==> v27: inputs <==
==> flow/design.v <==
module  rgb_hsv(
	input                         clk,
	input                         rst,	
	input	     [7:0]            rgb_r,
	input	     [7:0]            rgb_g,
	input	     [7:0]            rgb_b,	
	output reg [8:0] 			  hsv_h, 
	output reg [7:0] 			  hsv_s, 
	output reg [7:0] 			  hsv_v  
);
reg [7:0] top; 
reg [13:0] top_60; 
reg [2:0] rgb_se;
reg [2:0] rgb_se_n; 
reg [7:0] max; 
reg [7:0] min; 
reg [7:0] max_min; 
reg [7:0] hsv_s_m;
reg [7:0] max_n;
reg [7:0] division; 
wire r_g, r_b, g_b;
assign r_g = (rgb_r > rgb_g)? 1'b1:1'b0; 
assign r_b = (rgb_r > rgb_b)? 1'b1:1'b0; 
assign g_b = (rgb_g > rgb_b)? 1'b1:1'b0; 
always @ (posedge clk or negedge rst)
begin
	if (!rst)
	begin
		max <= 8'd0;
		min <= 8'd0;
		top <= 8'd0;
		rgb_se <= 3'b010;
	end
	else 
	begin
	case ({r_g,r_b,g_b})
	3'b000:
			begin 
			max <= rgb_b;
			min <= rgb_r;
			top <= rgb_g - rgb_r; 
			rgb_se <= 3'b000;
			end
	3'b001:
			begin 
			max <= rgb_g;
			min <= rgb_r;
			top <= rgb_b - rgb_r; 
			rgb_se <= 3'b001;
			end
	3'b011:
			begin 
			max <= rgb_g;
			min <= rgb_b;
			top <= rgb_r - rgb_b; 
			rgb_se <= 3'b011;
			end
	3'b100:
			begin 
			max <= rgb_b;
			min <= rgb_g;
			top <= rgb_r - rgb_g; 
			rgb_se <= 3'b100;
			end
	3'b110:
			begin 
			max <= rgb_r;
			min <= rgb_g;
			top <= rgb_b - rgb_g; 
			rgb_se <= 3'b110;
			end
	3'b111:
			begin 
			max <= rgb_r;
			min <= rgb_b;
			top <= rgb_g - rgb_b; 
			rgb_se <= 3'b111;
			end
	default
			begin
			max <= 8'd0;
			min <= 8'd0;
			top <= 8'd0;
			rgb_se <= 3'b010;
			end
	endcase
end
end
always @ (posedge clk or negedge rst)
begin
	if (!rst)
		begin
		top_60 <= 14'd0;
		rgb_se_n <= 3'b010;
		max_min <= 8'd0;
		max_n <= 8'd0;
		end
	else
		begin
		top_60 <= {top,6'b000000} - {top,2'b00}; 
		rgb_se_n <= rgb_se;
		max_min <= max - min;
		max_n <= max;
		end
end
always @ (*)
begin
	division = (max_min > 8'd0) ? top_60 / max_min : 8'd240; 
end
always @ (posedge clk or negedge rst)
begin
	if (!rst)
		hsv_h <= 9'd0;
	else 
	begin
	case (rgb_se_n)
	3'b000:
			hsv_h <= 9'd240 - division; 
	3'b001:
			hsv_h <= 9'd120 + division; 
	3'b011:
			hsv_h <= 9'd120 - division; 
	3'b100:
			hsv_h <= 9'd240 + division; 
	3'b110:
			hsv_h <= 9'd360 - division; 
	3'b111:
			hsv_h <= division; 
	default
			hsv_h <= 9'd0;
	endcase
end
end
always @ (*)
begin
	hsv_s_m = (max_n > 8'd0)? ((max_min == max_n) ? 8'd255 : {max_min[7:0],8'b00000000} / max_n) : 8'd0;
end
always@(posedge clk or negedge rst)
begin
	if (!rst)
      hsv_s <= 8'd0;
	else
	hsv_s <= hsv_s_m;
end
always@(posedge clk or negedge rst)
begin
  if (!rst)
  hsv_v <= 8'd0;
  else
  hsv_v <= max_n;
 end
endmodule
module HSVComparator (
    input   clk,
    input wire [8:0] hsv_get_h, hsv_get_s, hsv_get_v,
    input wire [8:0] hsv_set_h, hsv_set_s, hsv_set_v,
    input wire [2:0] threshold_level,
    output reg [1:0] similar_flag  
);
parameter THRESHOLD1_H = 60, THRESHOLD1_S = 32, THRESHOLD1_V = 32;   
parameter THRESHOLD2_H = 15, THRESHOLD2_S = 8,  THRESHOLD2_V = 8;  
parameter THRESHOLD3_H = 10, THRESHOLD3_S = 5,  THRESHOLD3_V = 5;  
parameter THRESHOLD4_H = 5,  THRESHOLD4_S = 3,  THRESHOLD4_V = 3;   
reg [8:0] h_diff, s_diff, v_diff;
function [8:0] abs_diff;
    input [8:0] a, b;
    if (a > b) begin
        abs_diff = a - b;
    end else begin
        abs_diff = b - a;
    end
endfunction
always @(posedge clk) begin
    similar_flag <= 2'b0;  
    h_diff = abs_diff(hsv_get_h, hsv_set_h);
    s_diff = abs_diff(hsv_get_s, hsv_set_s);
    v_diff = abs_diff(hsv_get_v, hsv_set_v);
    if (h_diff > 180) begin
        h_diff = 360 - h_diff;
    end
    if ({hsv_set_h,hsv_set_s,hsv_set_v} == 24'b0)begin
        similar_flag <= 2'b10;
    end
    else begin
    case(threshold_level)
        3'b000: begin  
            if (h_diff <= THRESHOLD1_H && s_diff <= THRESHOLD1_S && v_diff <= THRESHOLD1_V) begin
                similar_flag <= 2'b01;  
            end
        end
        3'b001: begin  
            if (h_diff <= THRESHOLD2_H && s_diff <= THRESHOLD2_S && v_diff <= THRESHOLD2_V) begin
                similar_flag <= 2'b01;  
            end
        end
        3'b010: begin  
            if (h_diff <= THRESHOLD3_H && s_diff <= THRESHOLD3_S && v_diff <= THRESHOLD3_V) begin
                similar_flag <= 2'b01;  
            end
        end
        3'b111: begin  
            if (h_diff <= THRESHOLD4_H && s_diff <= THRESHOLD4_S && v_diff <= THRESHOLD4_V) begin
                similar_flag <= 2'b01;  
            end
        end
        default: ;  
    endcase 
    end
end
endmodule
module color_match (
    input  wire       clk,
    input  wire       rst_n,
    input  wire [7:0] get_r,
    input  wire [7:0] get_g,
    input  wire [7:0] get_b,
    input  wire [7:0] set_r,
    input  wire [7:0] set_g,
    input  wire [7:0] set_b,
    input  wire [2:0] threshold_level,
    output wire [8:0] get_h,
    output wire [7:0] get_s,
    output wire [7:0] get_v,
    output wire [8:0] set_h,
    output wire [7:0] set_s,
    output wire [7:0] set_v,
    output wire [1:0] similar_flag
);
    rgb_hsv rgb_hsv_get_inst (
        .clk   (clk),
        .rst   (rst_n),
        .rgb_r (get_r),
        .rgb_g (get_g),
        .rgb_b (get_b),
        .hsv_h (get_h),
        .hsv_s (get_s),
        .hsv_v (get_v)
    );
    rgb_hsv rgb_hsv_set_inst (
        .clk   (clk),
        .rst   (rst_n),
        .rgb_r (set_r),
        .rgb_g (set_g),
        .rgb_b (set_b),
        .hsv_h (set_h),
        .hsv_s (set_s),
        .hsv_v (set_v)
    );
    HSVComparator HSVComparator_inst (
        .clk             (clk),
        .hsv_get_h       (get_h),
        .hsv_get_s       ({1'b0, get_s}),
        .hsv_get_v       ({1'b0, get_v}),
        .hsv_set_h       (set_h),
        .hsv_set_s       ({1'b0, set_s}),
        .hsv_set_v       ({1'b0, set_v}),
        .threshold_level (threshold_level),
        .similar_flag    (similar_flag)
    );
endmodule
==> flow/run.sh <==
#!/bin/bash
# the make line also repeats each setting of config.mk as NAME=value (left out here)
make -C /OpenROAD-flow-scripts/flow DESIGN_CONFIG=/design/flow/config.mk WORK_HOME=/design/flow/orfs CLKGATE_MAP_FILE= finish
==> flow/config.mk <==
export PLATFORM = sky130hd
export DESIGN_NAME = color_match
export DESIGN_NICKNAME = color_match
export VERILOG_FILES = /design/flow/design.v
export SDC_FILE = /design/flow/constraint.sdc
export NUM_CORES = 4
export LEC_CHECK = 0
export ABC_AREA = 1
export CAP_MARGIN = 20
export CORE_MARGIN = 2
export CORE_UTILIZATION = 72
export CTS_CLUSTER_DIAMETER = 357
export CTS_CLUSTER_SIZE = 80
export MAX_ROUTING_LAYER = met4
export PLACE_DENSITY_LB_ADDON = 0.03
export SETUP_SLACK_MARGIN = -1.5
export SLEW_MARGIN = 20
==> flow/constraint.sdc <==
create_clock -name core_clock -period 21.4 [get_ports {clk}]
set_input_delay 4.2800 -clock core_clock [delete_from_list [all_inputs] [get_ports {clk}]]
set_output_delay 4.2800 -clock core_clock [all_outputs]
set_load 0.01 [all_outputs]
==> inputs of v16, as changes to v27 <==
CAP_MARGIN = 5   (was 20)
CORE_UTILIZATION = 71   (was 72)
CTS_CLUSTER_DIAMETER = 393   (was 357)
CTS_CLUSTER_SIZE = 33   (was 80)
HOLD_SLACK_MARGIN = -0.1   (was unset)
MAX_ROUTING_LAYER = unset   (was met4)
PLACE_DENSITY_LB_ADDON = unset   (was 0.03)
SETUP_SLACK_MARGIN = unset   (was -1.5)
==> flow/constraint.sdc (replaced) <==
create_clock -name core_clock -period 18.3 [get_ports {clk}]
set_input_delay 3.6600 -clock core_clock [delete_from_list [all_inputs] [get_ports {clk}]]
set_output_delay 3.6600 -clock core_clock [all_outputs]
set_load 0.01 [all_outputs]
==> results <==
quantity	v16	v27
Dpl cell area	0.0438 mm^2	0.0405 mm^2
Die height	220 um	218 um
Syn Inst Count	5067	5067
Warnings from Yosys	2	2
Top-area cell share	19.6%	19.6%
Setup Slack @ Placement	-5.68 ns	-2.41 ns
Total die area	0.0482 mm^2	0.0476 mm^2
Final RePlAce weighted congestion	1.05	1.08
Run status	stopped before the end	stopped before the end
Failing step	clock tree synthesis	global routing
Half-perimeter wire length after placement	109 mm	85.8 mm
Fraction of the mapped netlist area in adder cells	21.0%	21.0%
Placement Rows	79	78
Core Footprint	0.0463 mm^2	0.0453 mm^2
Compound-cell area share of the yosys netlist	17.3%	17.3%
Floorplan core density	71.4%	72.9%
Cell total in the yosys stat output	5067	5067
Synthesized area per cell	6.51 um^2	6.51 um^2
Number of nets at floorplan	5660	5660
IO Count	105	105
Cell Count Post-Placement	6844	6493
Post-synth design cell area	0.0330 mm^2	0.0330 mm^2
Chip width	220 um	218 um
Most frequently used cell type in the post-synthesis netlist	nand2_1	nand2_1

========
==> inputs of run a <==
RTL: the design.v shown in full above, as it stands there.
clock: 15.1 ns
lec_check: 0
cap_margin: 20
core_margin: 2
core_utilization: 56
setup_slack_margin: 4.39
slew_margin: 20
tns_end_percent: 5
run.sh (not shown) runs the stock make flow with config.mk's settings and CLKGATE_MAP_FILE=.
==> run b (differences from run a) <==
ABC_AREA = 1   (was unset)
CORE_UTILIZATION = 72   (was 56)
CTS_CLUSTER_DIAMETER = 340   (was unset)
CTS_CLUSTER_SIZE = 37   (was unset)
HOLD_SLACK_MARGIN = -0.1   (was unset)
PLACE_DENSITY = 0.66   (was unset)
SETUP_SLACK_MARGIN = unset   (was 4.39)
TNS_END_PERCENT = unset   (was 5)
==> flow/constraint.sdc (replaced) <==
create_clock -name core_clock -period 22.7 [get_ports {clk}]
set_input_delay 4.5400 -clock core_clock [delete_from_list [all_inputs] [get_ports {clk}]]
set_output_delay 4.5400 -clock core_clock [all_outputs]
set_load 0.01 [all_outputs]
==> comparison <==
Run b stopped in global routing (ODB-0269). Run a reached the layout checks and failed them: setup timing.
In run a the die area is higher than in run b, by about 30%.
Against run a, the synthesized cell count of run b is larger by 17%.
Area after synthesis: run a is higher than run b (about 0.7%).

========
==> garnet: inputs <==
RTL: the design.v shown in full above, as it stands there.
Settings: LEC_CHECK=0, ABC_AREA=1, CAP_MARGIN=20, CORE_MARGIN=2, CORE_UTILIZATION=71, CTS_CLUSTER_DIAMETER=236, CTS_CLUSTER_SIZE=33, HOLD_SLACK_MARGIN=-0.1, SLEW_MARGIN=20; clock period 24.1 ns.
==> maple (differences from garnet) <==
ABC_AREA = not set   (was 1)
CORE_UTILIZATION = 72   (was 71)
CTS_CLUSTER_DIAMETER = not set   (was 236)
CTS_CLUSTER_SIZE = 37   (was 33)
HOLD_SLACK_MARGIN = not set   (was -0.1)
SETUP_SLACK_MARGIN = 4.43   (was not set)
==> flow/constraint.sdc (replaced) <==
create_clock -name core_clock -period 29.6 [get_ports {clk}]
set_input_delay 5.9200 -clock core_clock [delete_from_list [all_inputs] [get_ports {clk}]]
set_output_delay 5.9200 -clock core_clock [all_outputs]
set_load 0.01 [all_outputs]
==> raven (differences from garnet) <==
CORE_UTILIZATION = 72   (was 71)
CTS_CLUSTER_DIAMETER = 179   (was 236)
CTS_CLUSTER_SIZE = 100   (was 33)
HOLD_SLACK_MARGIN = not set   (was -0.1)
PLACE_DENSITY = 0.39   (was not set)
==> flow/constraint.sdc (replaced) <==
create_clock -name core_clock -period 25.7 [get_ports {clk}]
set_input_delay 5.1400 -clock core_clock [delete_from_list [all_inputs] [get_ports {clk}]]
set_output_delay 5.1400 -clock core_clock [all_outputs]
set_load 0.01 [all_outputs]
==> comparison table <==
                                                                        maple                     garnet                      raven
Result of the run                                                did not finish   finished with violations   timing/DRC/antenna clean
Stage where the flow stopped                                            5_1_grt                          -                          -
Violated checks                                                               -               setup timing                          -
Clock-pin transition on the worst setup and hold timing paths                 -                      70 ps                      70 ps
Cells after Synth                                                          4320                       5067                       5067
Insertion delay of the later-clocked pin in the worst-skew pair               -                     470 ps                     470 ps
WL met1                                                                       -                   40900 um                   39900 um
Final cell utilization of the core                                            -                      84.5%                      81.5%
Synthesized area divided by synthesized cell count                     7.70 um2                   6.51 um2                   6.51 um2
Capture point of the worst reg-to-reg path                                    -  rgb_hsv_set_inst.hsv_s[0]  rgb_hsv_get_inst.hsv_h[8]
Worst Path Required                                                           -                   24440 ps                   26040 ps
Nets in the synthesized netlist                                            4913                       5660                       5660
Vias                                                                          -                      36917                      34992
Total Die Area                                                        47900 um2                  48200 um2                  47600 um2
Number of remaining DRC errors                                                -                          0                          0
Signal inverters                                                              -                        802                        801
Placeable Area                                                        45500 um2                  46300 um2                  45300 um2

========
==> v29 <==
// color_match: RTL as listed in full above, without the edits since
Settings: LEC_CHECK=0, ABC_AREA=1, CAP_MARGIN=20, CORE_MARGIN=2, CORE_UTILIZATION=48, CTS_CLUSTER_DIAMETER=49, CTS_CLUSTER_SIZE=100, SLEW_MARGIN=20; clock period 28.0 ns.
==> v22: changes against v29 <==
- CORE_UTILIZATION: 48 -> 59
- CTS_CLUSTER_DIAMETER: 49 -> 340
- CTS_CLUSTER_SIZE: 100 -> 37
- PLACE_DENSITY: not set -> 0.6
==> flow/constraint.sdc (replaced) <==
create_clock -name core_clock -period 22.7 [get_ports {clk}]
set_input_delay 4.5400 -clock core_clock [delete_from_list [all_inputs] [get_ports {clk}]]
set_output_delay 4.5400 -clock core_clock [all_outputs]
set_load 0.01 [all_outputs]
==> out/metrics.csv <==
stage,metric,value,unit
cells_and_area,area_growth,9.32,%
setup_path,reg2reg_from,rgb_hsv_get_inst.max_n[0]$_DFF_PN0_,
placement,dpl.hpwl,75300,um
run_status,status,finished clean,
setup_path,worstReg2RegEnd,rgb_hsv_get_inst.hsv_s[0]$_DFF_PN0_,
hold_path,min_to,rgb_hsv_set_inst.rgb_se_n[0]$_DFF_PN0_,
global_routing,grt_pass1_wl,149000,um
setup_path,critical_path.top_delay_family,simple AND/OR/NAND/NOR gates,
setup_path,cpPeakStageDelay,0.48,ns
setup_path,cpMostUsedCell,nand2_1,
cells_and_area,seq_area,4200,sq um
route,wl_met1,44900,um
sta,relSlewSlack,48.9,%
clock_tree,cts_resized,0,
[end of results for v29]
==> out/metrics.csv <==
stage,metric,value,unit
placement,dpl.hpwl,75500,um
sta,setup_viol,5,
route,wl_met1,45000,um
cells_and_area,area_growth,28.2,%
run_status,status,"complete, but fails checks",
run_status,failed_checks,setup timing,
sta,setup_slack,-0.346,ns
setup_path,reg2reg_from,rgb_hsv_get_inst.max_min[7]$_DFF_PN0_,
[end of results for v22]

========
==> trial 9 <==
Starts from the design.v that is shown in full above.
Settings: LEC_CHECK=0, CAP_MARGIN=20, CORE_MARGIN=2, CORE_UTILIZATION=44, PLACE_DENSITY=0.6, SLEW_MARGIN=20; clock period 27.2 ns.
==> build 86 (differences from trial 9) <==
--- a/flow/config.mk
+++ b/flow/config.mk
@@ -8,5 +8,5 @@
 export CAP_MARGIN = 20
 export CORE_MARGIN = 2
-export CORE_UTILIZATION = 44
-export PLACE_DENSITY = 0.6
+export CORE_UTILIZATION = 56
+export SETUP_SLACK_MARGIN = 4.39
 export SLEW_MARGIN = 20
==> flow/constraint.sdc (replaced) <==
create_clock -name core_clock -period 15.1 [get_ports {clk}]
set_input_delay 3.0200 -clock core_clock [delete_from_list [all_inputs] [get_ports {clk}]]
set_output_delay 3.0200 -clock core_clock [all_outputs]
set_load 0.01 [all_outputs]
==> trial 1 (differences from trial 9) <==
--- a/flow/config.mk
+++ b/flow/config.mk
@@ -7,6 +7,9 @@
 export LEC_CHECK = 0
 export CAP_MARGIN = 20
+export CORE_ASPECT_RATIO = 1.22
 export CORE_MARGIN = 2
-export CORE_UTILIZATION = 44
+export CORE_UTILIZATION = 40
 export PLACE_DENSITY = 0.6
+export SETUP_SLACK_MARGIN = -2.0
 export SLEW_MARGIN = 20
+export TNS_END_PERCENT = 60
==> flow/constraint.sdc (replaced) <==
create_clock -name core_clock -period 28.0 [get_ports {clk}]
set_input_delay 5.6000 -clock core_clock [delete_from_list [all_inputs] [get_ports {clk}]]
set_output_delay 5.6000 -clock core_clock [all_outputs]
set_load 0.01 [all_outputs]
==> comparison table <==
Result of the run: trial 9 complete, no violations; trial 1 complete, but fails checks; build 86 complete, but fails checks
Reasons for failing layout checks: trial 9 -; trial 1 negative setup slack; build 86 negative setup slack
Post-Route Skew: trial 9 0.02721 ns; trial 1 0.01807 ns; build 86 0.01365 ns
DRT Wirelength: trial 9 103.3 mm; trial 1 99.26 mm; build 86 126.9 mm
Number of tap cells inserted: trial 9 969; trial 1 1062; build 86 773
Cell area after layout: trial 9 0.04050 mm2; trial 1 0.03760 mm2; build 86 0.05008 mm2
Post-CTS setup buffer count: trial 9 6; trial 1 0; build 86 224
Most prevalent standard cell on the critical path: trial 9 sky130_fd_sc_hd__o21a_1; trial 1 sky130_fd_sc_hd__ha_1; build 86 sky130_fd_sc_hd__o21a_1
Max transition margin: trial 9 0.4302; trial 1 0.3594; build 86 0.1993
Standard-cell rows: trial 9 100; trial 1 116; build 86 89
Cells on worst reg2reg path: trial 9 135; trial 1 138; build 86 134
Worst R2R Setup Slack: trial 9 0.99 ns; trial 1 -0.04 ns; build 86 -11.30 ns
Count of inserted antenna diode cells: trial 9 1; trial 1 3; build 86 1
Hold slack: trial 9 0.3442 ns; trial 1 0.3510 ns; build 86 0.3489 ns
